==> flow/design.v (excerpt) <==
module bfcpu_core
(
    input  logic CLK,
    input  logic RES_N,
    output logic        BUS_REQ,
    output logic        BUS_WRITE,
    output logic [15:0] BUS_ADDR,
    output logic [ 7:0] BUS_WDATA,
    input  logic [ 7:0] BUS_RDATA,
    input  logic        BUS_RDY,
    output logic        IO_REQ,
    output logic        IO_WRITE,
    output logic [ 1:0] IO_ADDR,
    output logic [ 7:0] IO_WDATA,
    input  logic [ 7:0] IO_RDATA,
    input  logic        IO_RDY
);
Size in the first run: about 58 I/O pins.
==> flow/config.mk <==
export PLATFORM = sky130hd
export DESIGN_NAME = bfcpu_core
export DESIGN_NICKNAME = bfcpu_core
export VERILOG_FILES = /design/flow/design.v
export SDC_FILE = /design/flow/constraint.sdc
export NUM_CORES = 4
export LEC_CHECK = 0
export CAP_MARGIN = 20
export CORE_ASPECT_RATIO = 0.92
export CORE_MARGIN = 2
export CORE_UTILIZATION = 71
export CTS_CLUSTER_DIAMETER = 27
export CTS_CLUSTER_SIZE = 45
export GPL_ROUTABILITY_DRIVEN = 1
export MAX_ROUTING_LAYER = met4
export MIN_ROUTING_LAYER = met1
export PLACE_DENSITY_LB_ADDON = 0.23
export SETUP_SLACK_MARGIN = 2.15
export SLEW_MARGIN = 40
==> flow/constraint.sdc <==
create_clock -name core_clock -period 7.23 [get_ports {CLK}]
set_input_delay 1.4460 -clock core_clock [delete_from_list [all_inputs] [get_ports {CLK}]]
set_output_delay 1.4460 -clock core_clock [all_outputs]
set_load 0.01 [all_outputs]
run.sh (not shown) runs the stock make flow with config.mk's settings and CLKGATE_MAP_FILE=.
The first run stopped in global routing (GRT-0232).
Next try:
CORE_ASPECT_RATIO = default   (was 0.92)
CORE_UTILIZATION = 36   (was 71)
CTS_CLUSTER_DIAMETER = default   (was 27)
CTS_CLUSTER_SIZE = default   (was 45)
GPL_ROUTABILITY_DRIVEN = default   (was 1)
MAX_ROUTING_LAYER = default   (was met4)
MIN_ROUTING_LAYER = default   (was met1)
PLACE_DENSITY_LB_ADDON = default   (was 0.23)
SETUP_SLACK_MARGIN = default   (was 2.15)
SLEW_MARGIN = 20   (was 40)
clock period = 9.74 ns   (was 7.23 ns; I/O delays follow)
=>
- This time the run produced a clean layout
- area after synthesis stays the same
- synthesized cell count is unchanged
- die size increases by 95%
Next try:
CAP_MARGIN = 15   (was 20)
CORE_UTILIZATION = 72   (was 36)
CTS_CLUSTER_SIZE = 40   (was default)
SETUP_SLACK_MARGIN = -0.24   (was default)
clock period = 8.24 ns   (was 9.74 ns; I/O delays follow)
=>
- This time the run completed, yet does not pass: setup timing
- count of clock-buffer cells in the layout goes up by 2
- wire length goes up by a few percent
- critical path depth does not change
- worst setup slack got worse by 0.31 ns
- utilization goes up by 39 points
- combinational power goes up by about a fifth
- final cell count goes down by roughly a tenth
- final area goes down slightly
- non-clock buffer count goes up by 25
- hold slack got worse by 0.0035 ns
- global-route usage goes up by 23 points
Next try:
CAP_MARGIN = 20   (was 15)
CTS_CLUSTER_SIZE = default   (was 40)
PLACE_DENSITY_LB_ADDON = 0.24   (was default)
SETUP_SLACK_MARGIN = 1.91   (was -0.24)
clock period = 7.49 ns   (was 8.24 ns; I/O delays follow)
=>
- The changed run produced a clean layout
- final area grows by a little under a tenth
- total power grows by a quarter to a third
- global-route usage grows by 8.7 points
- die area does not change
- synthesized area stays the same
- setup slack is better by 0.45 ns
- count of clock-buffer cells in the layout shrinks by 3
- first-iteration DRC count grows by well over a third
- sequential share of layout area shrinks by 2.4 points
- clock power grows by about a fifth

---

Setup of job 5749:
bfcpu_core again, from the RTL that the note above started with.
// bfcpu_core
module bfcpu_core
(
    input  logic CLK,
    input  logic RES_N,
    output logic        BUS_REQ,
    output logic        BUS_WRITE,
    output logic [15:0] BUS_ADDR,
    output logic [ 7:0] BUS_WDATA,
    input  logic [ 7:0] BUS_RDATA,
    input  logic        BUS_RDY,
    output logic        IO_REQ,
    output logic        IO_WRITE,
    output logic [ 1:0] IO_ADDR,
    output logic [ 7:0] IO_WDATA,
    input  logic [ 7:0] IO_RDATA,
    input  logic        IO_RDY
);
make LEC_CHECK=0 CAP_MARGIN=20 CORE_MARGIN=2 CORE_UTILIZATION=70 CTS_CLUSTER_SIZE=15 GPL_ROUTABILITY_DRIVEN=1 MIN_ROUTING_LAYER=met1 SETUP_SLACK_MARGIN=1.95 SLEW_MARGIN=10 finish   # period 8.24 ns
Relative to job 5749, the following input files were edited for job 8103:
- clearing CTS_CLUSTER_SIZE, which used to be 15
- clearing SETUP_SLACK_MARGIN, which used to be 1.95
- swapping 10 for 20 in SLEW_MARGIN
- clearing GPL_ROUTABILITY_DRIVEN, which used to be 1
- clearing MIN_ROUTING_LAYER, which used to be met1
- swapping 70 for 40 in CORE_UTILIZATION
- swapping 8.24 for 9.74 in the clock period (ns, I/O delays scaled along)
## What came out
- Status | job 8103 and job 5749 | clean
- Comparing job 8103 and job 5749, the higher width of the die was measured on job 8103.
- Against job 5749, final standard cell area without fillers in job 8103 fell slightly.
- On part of the power in registers: job 8103 sits below job 5749.
## Diff of input files: job 4020 against job 8103
- putting SETUP_SLACK_MARGIN at -0.24 where nothing was set
- swapping 40 for 67 in CORE_UTILIZATION
- putting CTS_CLUSTER_SIZE at 40 where nothing was set
- swapping 9.74 for 5.46 in the clock period (ns, I/O delays scaled along)
[summary]
[flow] job 4020 | stages: complete | final checks: fail | reason: setup timing
Compared with job 8103, in job 4020 sequential cell area share moved down, number of cells in the finished layout apart from fillers moved up.
Final design instance area without fill: job 4020 vs job 8103 up 3700 sq um
Diff job 4020 and job 8103: area of the core lower in job 4020
Job 4020 against job 8103: combinational fraction of design power now larger, fraction of power consumed by sequential logic now smaller, slew of the pin with the lowest slew margin now smaller, setup slack now smaller.
Modified inputs, job 5125 compared to job 4020
- MAX_ROUTING_LAYER now met4, previously not set
- CORE_UTILIZATION now 70, was 67
- SETUP_SLACK_MARGIN no longer set, was -0.24
- CTS_CLUSTER_SIZE no longer set, was 40
- CORE_ASPECT_RATIO now 0.65, previously not set
- the clock period (ns, I/O delays scaled along) now 10.0, was 5.46
Results
Job 5125 went all the way through synthesis, placement and routing and the layout is clean on timing, DRC and antenna. Compared with job 4020, job 5125 improves die area. On job 5125: cell count is 516 lower than what job 4020 gave. Taking job 5125 as 1.0, job 4020 lands at 2.1 on overall power consumption. Diff job 4020 -> job 5125: met2 usage now smaller; routed wire length shrank by about 17%. Job 5125 vs job 4020: first-iteration DRC count up in job 5125. Lower share of power burned in the clock network was reported by job 4020, not job 5125. registers as the leading power group was reported by job 5125, and combinational logic by job 4020. The higher number of clock buffers in the layout came out of job 4020.
Input-level comparison between job 8627 and job 5125:
- putting MIN_ROUTING_LAYER at met1 where nothing was set
- putting CTS_CLUSTER_DIAMETER at 331 where nothing was set
- putting ABC_AREA at 1 where nothing was set
- putting CELL_PAD_IN_SITES_DETAIL_PLACEMENT at 1 where nothing was set
- putting TNS_END_PERCENT at 70 where nothing was set
[summary]
Stage in which a tool error killed job 8627: 3_5_place_dp.
Job 5125 closes out successfully: all stages finished, all timing, DRC and antenna checks passed.
Between job 5125 and job 8627, the flow reports width of the die increasing slightly.
Relative to job 5125, area share of xor/xnor cells in the synthesized design has decreased by 1.0 points in job 8627.
Between job 8627 and job 5125, it is job 8627 whose floorplan utilization is higher, by 0.39 points.
Relative to job 5125, synthesized cell count has increased by about 40% in job 8627.
The inputs of job 6321 differ from those of job 8627 as listed below.
- a change of CORE_UTILIZATION from 70 to 40
- a deleted CTS_CLUSTER_DIAMETER that had been 331
- a deleted ABC_AREA that had been 1
- a deleted TNS_END_PERCENT that had been 70
- a deleted MAX_ROUTING_LAYER that had been met4
- a deleted MIN_ROUTING_LAYER that had been met1
- a deleted CORE_ASPECT_RATIO that had been 0.65
- a deleted CELL_PAD_IN_SITES_DETAIL_PLACEMENT that had been 1
[summary]
- Flow for job 8627 halted at 3_5_place_dp, error code DPL-0033.
- In summary, job 6321 completed successfully, with a layout that passed the timing, DRC and antenna checks.
- From job 8627 to job 6321 the numbers moved as follows: post-synthesis share of cell area spent on xor and xnor gates now larger; synthesized-area fraction occupied by ao, oa, aoi and oai cells lower; fraction of the mapped netlist area in simple logic gates went down 13 points.
- Looking only at synthesized cell count, and setting everything else aside, the lower value of job 8627 and job 6321 goes to job 6321.
- Side by side, cell area after synthesis turned out lower in job 6321 than in job 8627.
- Across both runs, die size was higher for job 6321 than for job 8627.
- For job 8627, the biggest combinational cell group after synthesis was simple AND/OR/NAND/NOR gates, unlike job 6321, where it was multiplexers.
- Compared with job 8627, post-synthesis cell type count in job 6321 increased by more than half.

---

bfcpu_core again, from the RTL that the note above started with.
clock: 17.0 ns
lec_check: 0
cap_margin: 20
cell_pad_in_sites_detail_placement: 1
cell_pad_in_sites_global_placement: 3
core_margin: 2
core_utilization: 32
cts_cluster_diameter: 195
gpl_routability_driven: 0
gpl_timing_driven: 0
hold_slack_margin: 0.25
min_routing_layer: met2
place_density: 0.51
slew_margin: 20
tns_end_percent: 90
Change:
==> flow/config.mk (replaced) <==
export PLATFORM = sky130hd
export DESIGN_NAME = bfcpu_core
export DESIGN_NICKNAME = bfcpu_core
export VERILOG_FILES = /design/flow/design.v
export SDC_FILE = /design/flow/constraint.sdc
export NUM_CORES = 4
export LEC_CHECK = 0
export CAP_MARGIN = 20
export CORE_MARGIN = 2
export CORE_UTILIZATION = 40
export SETUP_SLACK_MARGIN = 0.04
export SLEW_MARGIN = 20
==> flow/constraint.sdc (replaced) <==
create_clock -name core_clock -period 9.74 [get_ports {CLK}]
set_input_delay 1.9480 -clock core_clock [delete_from_list [all_inputs] [get_ports {CLK}]]
set_output_delay 1.9480 -clock core_clock [all_outputs]
set_load 0.01 [all_outputs]
=> The new run passed the timing, DRC and antenna checks; total power came out higher by 61%; worst setup slack loses 2.4 ns; first-iteration DRC count came out lower by 40%; design area came out lower by 3.2%; area after synthesis stays the same.
Change:
--- a/flow/config.mk
+++ b/flow/config.mk
@@ -10,2 +10,3 @@
-export CORE_UTILIZATION = 40
-export SETUP_SLACK_MARGIN = 0.04
+export CORE_UTILIZATION = 66
+export CTS_CLUSTER_DIAMETER = 351
+export SETUP_SLACK_MARGIN = -0.52
==> flow/constraint.sdc (replaced) <==
create_clock -name core_clock -period 5.41 [get_ports {CLK}]
set_input_delay 1.0820 -clock core_clock [delete_from_list [all_inputs] [get_ports {CLK}]]
set_output_delay 1.0820 -clock core_clock [all_outputs]
set_load 0.01 [all_outputs]
What happened: The new run finished with setup timing left; final cell count climbs by 2.1%; routed wire length climbs by 12%; sequential power climbs by 70%; final area climbs by 11%; count of clock-buffer cells in the layout drops by 5; critical path depth climbs by 1; non-clock buffer count climbs by 451; worst setup slack got worse by 1.4 ns; synthesized area is unchanged; global-route usage climbs by 20 points; total power climbs by 100%.
Change:
--- a/flow/config.mk
+++ b/flow/config.mk
@@ -10,3 +10 @@
-export CORE_UTILIZATION = 66
-export CTS_CLUSTER_DIAMETER = 351
-export SETUP_SLACK_MARGIN = -0.52
+export CORE_UTILIZATION = 40
==> flow/constraint.sdc (replaced) <==
create_clock -name core_clock -period 12.0 [get_ports {CLK}]
set_input_delay 2.4000 -clock core_clock [delete_from_list [all_inputs] [get_ports {CLK}]]
set_output_delay 2.4000 -clock core_clock [all_outputs]
set_load 0.01 [all_outputs]
The changed run ran to the end with no violations.
Global-route usage drops by 20 points.
Flip-flop count is unchanged.
Total power drops by 59%.
Sequential share of layout area climbs by 3.6 points.
Wire length drops by 9.0%.
Change:
--- a/flow/config.mk
+++ b/flow/config.mk
@@ -10 +10,4 @@
-export CORE_UTILIZATION = 40
+export CORE_UTILIZATION = 72
+export CTS_CLUSTER_DIAMETER = 27
+export PLACE_DENSITY_LB_ADDON = 0.25
+export SETUP_SLACK_MARGIN = 1.84
==> flow/constraint.sdc (replaced) <==
create_clock -name core_clock -period 7.29 [get_ports {CLK}]
set_input_delay 1.4580 -clock core_clock [delete_from_list [all_inputs] [get_ports {CLK}]]
set_output_delay 1.4580 -clock core_clock [all_outputs]
set_load 0.01 [all_outputs]
Outcome:
- This time the run ended with an error in global routing on GRT-0232
- synthesized area does not change
- die size falls by 44%
- synthesized cell count is unchanged
Change:
--- a/flow/config.mk
+++ b/flow/config.mk
@@ -10,4 +10 @@
-export CORE_UTILIZATION = 72
-export CTS_CLUSTER_DIAMETER = 27
-export PLACE_DENSITY_LB_ADDON = 0.25
-export SETUP_SLACK_MARGIN = 1.84
+export CORE_UTILIZATION = 23
==> flow/constraint.sdc (replaced) <==
create_clock -name core_clock -period 11.3 [get_ports {CLK}]
set_input_delay 2.2600 -clock core_clock [delete_from_list [all_inputs] [get_ports {CLK}]]
set_output_delay 2.2600 -clock core_clock [all_outputs]
set_load 0.01 [all_outputs]
What happened: The new run produced a clean layout; die size rose to 3.1 times its value; synthesized cell count does not change; synthesized area does not change.

---

Setup of v22:
Starting RTL as in the previous note.
Settings: LEC_CHECK=0, CAP_MARGIN=0, CORE_ASPECT_RATIO=0.99, CORE_MARGIN=2, CORE_UTILIZATION=72, CTS_CLUSTER_DIAMETER=397, CTS_CLUSTER_SIZE=15, GPL_ROUTABILITY_DRIVEN=1, HOLD_SLACK_MARGIN=0.29, MIN_ROUTING_LAYER=met1, PLACE_DENSITY_LB_ADDON=0.03, SETUP_SLACK_MARGIN=2.12, SLEW_MARGIN=40; clock period 8.24 ns.
v22 finished every stage and its layout cleared the timing, DRC and antenna checks.
#### Input delta (v9 over v22)
==> flow/config.mk <==
export PLATFORM = sky130hd
export DESIGN_NAME = bfcpu_core
export DESIGN_NICKNAME = bfcpu_core
export VERILOG_FILES = /design/flow/design.v
export SDC_FILE = /design/flow/constraint.sdc
export NUM_CORES = 4
export LEC_CHECK = 0
export CAP_MARGIN = 5
export CORE_MARGIN = 2
export CORE_UTILIZATION = 70
export CTS_CLUSTER_DIAMETER = 27
export GPL_ROUTABILITY_DRIVEN = 1
export MIN_ROUTING_LAYER = met1
export SETUP_SLACK_MARGIN = 2.5
export SLEW_MARGIN = 10
==> flow/constraint.sdc <==
create_clock -name core_clock -period 8.69 [get_ports {CLK}]
set_input_delay 1.7380 -clock core_clock [delete_from_list [all_inputs] [get_ports {CLK}]]
set_output_delay 1.7380 -clock core_clock [all_outputs]
set_load 0.01 [all_outputs]
==> comparison <==
In v9 the worst-margin pin slew turned out 0.33 ns higher than in v22. Per the comparison of v9 with v22, share of final layout cell area taken by non-clock buffers dropped 0.28 points; design area climbed about 10%; sequential share of layout area dropped 3.4 points; routed wire length climbed 15%. Die: v9 bigger than v22. Re average wire per cell in the routed design: v22 and v9 aren't equal, and the higher value belongs to v9. BUS_RDATA[0] as the critical path startpoint was reported by v9, and BUS_RDY by v22.

---

## run 1
bfcpu_core again, from the RTL that the note above started with.
// bfcpu_core
module bfcpu_core
(
    input  logic CLK,
    input  logic RES_N,
    output logic        BUS_REQ,
    output logic        BUS_WRITE,
    output logic [15:0] BUS_ADDR,
    output logic [ 7:0] BUS_WDATA,
    input  logic [ 7:0] BUS_RDATA,
    input  logic        BUS_RDY,
    output logic        IO_REQ,
    output logic        IO_WRITE,
    output logic [ 1:0] IO_ADDR,
    output logic [ 7:0] IO_WDATA,
    input  logic [ 7:0] IO_RDATA,
    input  logic        IO_RDY
);
logic        if_req;
logic [15:0] if_addr;
logic [ 3:0] if_code;
logic        if_rdy;
logic        dm_req;
logic        dm_write;
logic [14:0] dm_addr;
logic [ 7:0] dm_wdata;
logic [ 7:0] dm_rdata;
logic        dm_rdy;
CPU U_CPU
(
    .CLK (CLK),
    .RES (~RES_N),
    .IF_REQ  (if_req),
    .IF_ADDR (if_addr),
    .IF_CODE (if_code),
    .IF_RDY  (if_rdy),
    .DM_REQ   (dm_req),
    .DM_WRITE (dm_write),
    .DM_ADDR  (dm_addr),
    .DM_WDATA (dm_wdata),
    .DM_RDATA (dm_rdata),
    .DM_RDY   (dm_rdy),
    .IO_REQ   (IO_REQ),
    .IO_WRITE (IO_WRITE),
    .IO_ADDR  (IO_ADDR),
    .IO_WDATA (IO_WDATA),
    .IO_RDATA (IO_RDATA),
    .IO_RDY   (IO_RDY)
);
CACHE U_CACHE
(
    .CLK (CLK),
    .RES (~RES_N),
    .IF_REQ  (if_req),
    .IF_ADDR (if_addr),
    .IF_CODE (if_code),
    .IF_RDY  (if_rdy),
    .DM_REQ   (dm_req),
    .DM_WRITE (dm_write),
    .DM_ADDR  (dm_addr),
    .DM_WDATA (dm_wdata),
    .DM_RDATA (dm_rdata),
    .DM_RDY   (dm_rdy),
    .BUS_REQ   (BUS_REQ),
    .BUS_WRITE (BUS_WRITE),
    .BUS_ADDR  (BUS_ADDR),
    .BUS_WDATA (BUS_WDATA),
    .BUS_RDATA (BUS_RDATA),
    .BUS_RDY   (BUS_RDY)
);
endmodule
make LEC_CHECK=0 CAP_MARGIN=20 CELL_PAD_IN_SITES_DETAIL_PLACEMENT=1 CORE_MARGIN=2 CORE_UTILIZATION=32 CTS_CLUSTER_DIAMETER=195 GPL_ROUTABILITY_DRIVEN=0 GPL_TIMING_DRIVEN=0 HOLD_SLACK_MARGIN=0.25 PLACE_DENSITY=0.51 SLEW_MARGIN=20 finish   # period 17.0 ns
Setup changes, run 1 to run 2
Settings: CTS_CLUSTER_DIAMETER: 195 -> 210; GPL_TIMING_DRIVEN: 0 -> unset; GPL_ROUTABILITY_DRIVEN: 0 -> unset; HOLD_SLACK_MARGIN: 0.25 -> unset; SLEW_MARGIN: 20 -> 0; the clock period (ns, I/O delays scaled along): 17.0 -> 10.1.
==> results <==
- [run 2] setup slack fell 2.47 ns relative to run 1
- Run 2 has completed all stages; timing, DRC and antenna checks passed.
- Start point of the critical path = BUS_RDY: run 2; start point of the critical path = IO_RDY: run 1
- The standard cells in run 2 occupy less silicon area than those in run 1 do.
- Per the comparison of run 2 with run 1, share of the core filled with cells in the final layout moved down, layout net count went down by 149.
- Compared to run 1, run 2 has sequential group power 78% higher.
- Run 2 ended up with a lower cell count than run 1 did.
- Run 2 against run 1: number of placed cells counting well taps moved down; switching power moved up; met2 wirelength from detailed routing moved down.
- Compared with run 1, run 2 shows a lower reported leakage power.
- Proportion of cell area spent on the clock network | run 2 below run 1
- Of the two values seen for group drawing the most power, combinational logic was produced by run 1 and sequential cells by run 2.
> inputs changed (run 2 -> run 3)
Settings: CTS_CLUSTER_DIAMETER removed (was 210); SETUP_SLACK_MARGIN newly set to -0.44; CORE_UTILIZATION changed from 32 to 70; SLEW_MARGIN changed from 0 to 20; CELL_PAD_IN_SITES_DETAIL_PLACEMENT removed (was 1); PLACE_DENSITY removed (was 0.51); the clock period (ns, I/O delays scaled along) changed from 10.1 to 5.96.
==> comparison <==
From run 2 to run 3 the numbers moved as follows: die size -54%; total clock buffers created by CTS now sits lower; met1 track demand over resource now larger. Summary of the comparison: internal power contribution is higher in run 3, relative to run 2. Run 3 has wire length of the first global-routing pass above what run 2 had. Compared with run 2, in run 3 smallest hold slack rose by 0.011 ns, share of the core filled with cells in the final layout rose by 48 points. The run with more setup slack is run 2; run 3 has less. Compared with run 2, in run 3 non-clock buffer instance count of the final layout rose by 318, non-filler instance count after layout fell by 8.1%. Summary of run 2 and run 3: one run falls short of a clean finish, namely run 3.
For run 4, these inputs were changed with respect to run 3:
Settings: CORE_UTILIZATION now 65, was 70; SETUP_SLACK_MARGIN now 1.91, was -0.44; the clock period (ns, I/O delays scaled along) now 7.81, was 5.96.
Findings:
- Full die area grows by a little under 10% when moving from run 3 to run 4.
- Run 3 ended up with U_CACHE.dm_hit_dphase_addr[0]$_DFFE_PN0P_ as its beginning of the critical path; run 4 ended up with BUS_RDATA[1].
- Compared with run 3, run 4 shows total length of routed wires that has gone down by more than 10%.
- [run 4] share of the final layout cell area in sequential cells rose 0.90 points relative to run 3
- Run 4 vs. run 3: areal power density over the cells went down by 25%; routed metal-1 wirelength went down by 170 um.
- Run 4 vs. run 3: final cell count went down by 120.
- Run 4 completed end to end with timing, DRC and antenna clean.
- In the tables for run 3 and run 4, clock share of power reads lower with run 3.
- In run 4 relative to run 3, die height had gone up by a few percent.
- Re core utilization: run 4 is 8.2 points down on run 3.
Input changes introduced in run 5 (baseline for comparison: run 4):
Settings: PLACE_DENSITY_LB_ADDON now 0.24, previously not set; CTS_CLUSTER_SIZE now 50, previously not set; CTS_CLUSTER_DIAMETER now 28, previously not set; CORE_UTILIZATION now 72, was 65; MAX_ROUTING_LAYER now met4, previously not set; the clock period (ns, I/O delays scaled along) now 7.49, was 7.81.
### Flow results
Run 5 never completed; the flow aborted with a tool error in global routing.
In the flow results for run 4 and run 5, the total core area is smaller on run 5.
| count of input and output buffers | run 5 vs run 4 | ≈ equal |
Run 4 → run 5: count of instantiated cells in the yosys netlist roughly the same; synthesized-area fraction occupied by and/or/nand/nor cells roughly the same; proportion of register bits with asynchronous set or reset after synthesis now sits at about the same level; count of buffers added by post-CTS timing repair for setup climbed 22; placed wire-length estimate after detailed placement went up by 3.7 mm.
Against run 4, number of instances in the placed design in run 5 fell by a few percent.
Looking at horizontal die size across run 4 and run 5, the one that comes out lower is run 5.
Power figures rest on the tool's default switching activity, not on a simulated workload.
